oak:
==> flow/design.v (excerpt) <==
module cpu (clk, rst, imem_addr, imem_data, test, test1);
	input clk, rst;
	output [6:0]imem_addr;
	input  [31:0]imem_data;
	output  [31:0]test;
	output [31:0]test1;
wire	 [31:0] inst;
wire   [31:0]ctrl, ctrl0, ctrl1, ctrl2;
wire   [20:0]controle;
wire	 [31:0]resultado;
wire   [31:0]data_out2;
wire   [31:0]pc;
wire	 [4:0]addr1, addr2, addr_in;
wire	 [31:0]out1, out2, out3;
wire	 [31:0]in;
wire	 rw;
wire	 [15:0]offset;
wire	 [31:0]offset32;
wire   sel1;
wire	 [31:0] imm;
wire   [31:0] data_out1;
wire	 [31:0]address_0;
wire	 [31:0] data_in;
wire	 [31:0]outrg1, outrg2;
wire	 [31:0] M, B, D, D1;
	assign imem_addr = pc[6:0];
	assign data_out2 = imem_data;
	PC PC(
		.rst(rst),
		.clk(clk),
		.pc(pc)
	);
ffD FF1(
		.rst(rst),
		.clk(clk),
		.Din(data_out2),
		.Dout(inst)
);
	registerFile RegisterFile(
		.addr1(inst[25:21]),
		.addr2(inst[20:16]),
		.out1(outrg1),
		.out2(outrg2),
		.addr_in(ctrl2[4:0]), 
		.in(out2),
		.rst(rst),
		.clk(clk)
	);
	control Controlador(
		.instruction(inst),
		.ctrl(controle)
	);
	extend Extend(
		.offset(inst[15:0]),
		.offset32(offset32)
	);
	ffD FF2(
		.rst(rst),
		.clk(clk),
		.Din(offset32),
		.Dout(imm)
		);
	ffD CONTROLE_0(
		.rst(rst),
		.clk(clk),
		.Din({11'b00000000000, controle[20:0]}),
		.Dout(ctrl0)
		);
	mux1 Mux1(
		.Sel(ctrl0[18]),
		.A(outrg2),
		.B(imm),
  ...
For scale: about 5,300 cells after synthesis, ~55,000 sq um of cells after synthesis.
Settings: LEC_CHECK=0, CAP_MARGIN=20, CELL_PAD_IN_SITES_DETAIL_PLACEMENT=1, CELL_PAD_IN_SITES_GLOBAL_PLACEMENT=0, CORE_ASPECT_RATIO=0.65, CORE_MARGIN=7, CORE_UTILIZATION=62, CTS_CLUSTER_DIAMETER=53, CTS_CLUSTER_SIZE=98, GPL_ROUTABILITY_DRIVEN=1, GPL_TIMING_DRIVEN=1, MAX_ROUTING_LAYER=met4, PLACE_DENSITY_LB_ADDON=0.02, SETUP_SLACK_MARGIN=-0.02, SLEW_MARGIN=30, TNS_END_PERCENT=15; clock period 9.14 ns.
run.sh (not shown) runs the stock make flow with config.mk's settings and CLKGATE_MAP_FILE=.
Relative to oak, the following input files were edited for pine:
Settings: clearing MAX_ROUTING_LAYER, which used to be met4; swapping 62 for 40 in CORE_UTILIZATION; clearing GPL_ROUTABILITY_DRIVEN, which used to be 1; clearing GPL_TIMING_DRIVEN, which used to be 1; clearing CORE_ASPECT_RATIO, which used to be 0.65; swapping 7 for 2 in CORE_MARGIN; clearing CELL_PAD_IN_SITES_DETAIL_PLACEMENT, which used to be 1; clearing CELL_PAD_IN_SITES_GLOBAL_PLACEMENT, which used to be 0; clearing SETUP_SLACK_MARGIN, which used to be -0.02; clearing CTS_CLUSTER_SIZE, which used to be 98; clearing CTS_CLUSTER_DIAMETER, which used to be 53; clearing TNS_END_PERCENT, which used to be 15; clearing PLACE_DENSITY_LB_ADDON, which used to be 0.02; swapping 30 for 20 in SLEW_MARGIN; swapping 9.14 for 5.3 in the clock period (ns, I/O delays scaled along).
==> comparison <==
- Summary — leakage power of the design, pine relative to oak: higher, by 3.9%.
- Sort pine and oak by critical-path maximum fanout asc -> top: pine
- Sort pine and oak by combined global-route utilization of all metal layers asc -> top: pine
- Global routing usage on met3 in pine is 7.4 points below oak.
- Taking oak as the reference, in pine final design instance area without fill has increased, global-route wire length before repair has decreased.
- pine vs oak: placed cell area up by a few percent
- In the flow results for pine and oak, the clock network fraction of total power is larger on pine.
- Diff oak -> pine | die footprint | up by more than a quarter
- Portion of total power attributed to combinational logic: pine lower than oak
- In the flow results for pine and oak, the via count is smaller on pine.
[inputs] birch vs pine
Settings: SETUP_SLACK_MARGIN now -0.02, previously not set; CELL_PAD_IN_SITES_GLOBAL_PLACEMENT now 0, previously not set; CORE_UTILIZATION now 72, was 40; GPL_TIMING_DRIVEN now 1, previously not set; PLACE_DENSITY now 0.35, previously not set; CTS_CLUSTER_DIAMETER now 332, previously not set; the clock period (ns, I/O delays scaled along) now 3.27, was 5.3.
Results
pine: done, clean on timing, DRC and antenna. In birch the implementation completed, yet the final layout does not meet the checks, the culprit being negative setup slack. birch reports a higher final cycle utilization of the critical path than pine does. Min share of total power consumed by net switching across pine and birch: pine. Leakage power: lower on pine. Wire length on met1, pine and birch, higher one = pine.

---

wip/amber:
Starting RTL as in the previous note.
## cpu
module cpu (clk, rst, imem_addr, imem_data, test, test1);
	input clk, rst;
	output [6:0]imem_addr;
	input  [31:0]imem_data;
	output  [31:0]test;
	output [31:0]test1;
wire	 [31:0] inst;
wire   [31:0]ctrl, ctrl0, ctrl1, ctrl2;
wire   [20:0]controle;
wire	 [31:0]resultado;
wire   [31:0]data_out2;
wire   [31:0]pc;
wire	 [4:0]addr1, addr2, addr_in;
wire	 [31:0]out1, out2, out3;
wire	 [31:0]in;
wire	 rw;
wire	 [15:0]offset;
wire	 [31:0]offset32;
wire   sel1;
wire	 [31:0] imm;
wire   [31:0] data_out1;
wire	 [31:0]address_0;
wire	 [31:0] data_in;
wire	 [31:0]outrg1, outrg2;
wire	 [31:0] M, B, D, D1;
	assign imem_addr = pc[6:0];
	assign data_out2 = imem_data;
	PC PC(
		.rst(rst),
		.clk(clk),
		.pc(pc)
	);
ffD FF1(
		.rst(rst),
		.clk(clk),
		.Din(data_out2),
		.Dout(inst)
);
	registerFile RegisterFile(
		.addr1(inst[25:21]),
		.addr2(inst[20:16]),
		.out1(outrg1),
		.out2(outrg2),
		.addr_in(ctrl2[4:0]), 
		.in(out2),
		.rst(rst),
		.clk(clk)
	);
	control Controlador(
		.instruction(inst),
		.ctrl(controle)
	);
	extend Extend(
		.offset(inst[15:0]),
		.offset32(offset32)
	);
	ffD FF2(
		.rst(rst),
		.clk(clk),
		.Din(offset32),
		.Dout(imm)
		);
	ffD CONTROLE_0(
		.rst(rst),
		.clk(clk),
		.Din({11'b00000000000, controle[20:0]}),
		.Dout(ctrl0)
		);
	mux1 Mux1(
		.Sel(ctrl0[18]),
		.A(outrg2),
		.B(imm),
		.Out(out1)
	);
	alu Unidade_logica(
		.ctl(ctrl0[20:19]),
		.a(outrg1),
		.b(out1), 
		.resultado(resultado)
	);
	mux1 Mux3(
		.Sel(ctrl0[16]),
		.A(D),
		.B(resultado),
		.Out(out3)
	);
	ffD FF3(
		.rst(rst),
		.clk(clk),
		.Din(resultado),
		.Dout(D)
		);
	ffD CONTROLE_1(
		.rst(rst),
		.clk(clk),
		.Din(ctrl0),
		.Dout(ctrl1)
		);
	data_memory DataMemory(
  ...
export LEC_CHECK = 0
export CAP_MARGIN = 20
export CORE_ASPECT_RATIO = 0.9
export CORE_MARGIN = 2
export CORE_UTILIZATION = 72
export CTS_CLUSTER_DIAMETER = 27
export CTS_CLUSTER_SIZE = 14
export MAX_ROUTING_LAYER = met4
export PLACE_DENSITY_LB_ADDON = 0.2
export SETUP_SLACK_MARGIN = 1.03
export SLEW_MARGIN = 20
create_clock -name core_clock -period 4.06 [get_ports {clk}]
What the final checks of wip/amber revealed, after a flow that finished every stage, was a layout that fails on negative setup slack.
The inputs of wip/lagoon differ from those of wip/amber as listed below.
- CTS_CLUSTER_DIAMETER: 27 -> 398
- PLACE_DENSITY_LB_ADDON: 0.2 -> 0.25
- CORE_ASPECT_RATIO: 0.9 -> unset
- SETUP_SLACK_MARGIN: 1.03 -> -0.36
- MAX_ROUTING_LAYER: met4 -> unset
- the clock period (ns, I/O delays scaled along): 4.06 -> 3.77
- Layout checks on wip/lagoon: not met. Flow itself completed; violations: negative setup slack.
- Dominant power group = sequential cells: wip/lagoon; dominant power group = clock: wip/amber
- Summary: design area, wip/lagoon better than wip/amber
- Lower clock transition at the register clock pins on the worst setup and hold paths after CTS was reported by wip/lagoon, not wip/amber.
- | combinational share of cell area | lower: wip/amber |
- wip/amber → wip/lagoon: via count shrank by 5148; final setup TNS went down.
diff inputs: wip/lagoon => wip/tundra
- removing CTS_CLUSTER_SIZE (formerly 14)
- changing CORE_UTILIZATION from 72 to 51
- removing CTS_CLUSTER_DIAMETER (formerly 398)
- removing SETUP_SLACK_MARGIN (formerly -0.36)
- removing PLACE_DENSITY_LB_ADDON (formerly 0.25)
- changing the clock period (ns, I/O delays scaled along) from 3.77 to 5.3
[summary]
- wip/tundra: full flow OK, the timing, DRC and antenna checks passed
- In wip/tundra, the post-placement setup slack came out 1.0 ns above the value in wip/lagoon.
- Critical path data required time was lower in the run labelled wip/lagoon.
- wip/tundra has length of the first detailed-routing pass in iterations below what wip/lagoon had.
- In wip/tundra relative to wip/lagoon, final standard cell area without fillers had gone down slightly.
- Delta(proportion of power drawn by combinational gates, wip/tundra - wip/lagoon) < 0
- Overflow left after global routing came out exactly the same in wip/tundra and wip/lagoon.
- On clock skew: wip/tundra sits above wip/lagoon.
- [compare] base=wip/lagoon new=wip/tundra: final worst slack up 0.99 ns; number of cells on the critical path down 4; detailed-route wire length per cell lost 8.7%; number of placement rows saw an increase.
Power figures rest on the tool's default switching activity, not on a simulated workload.
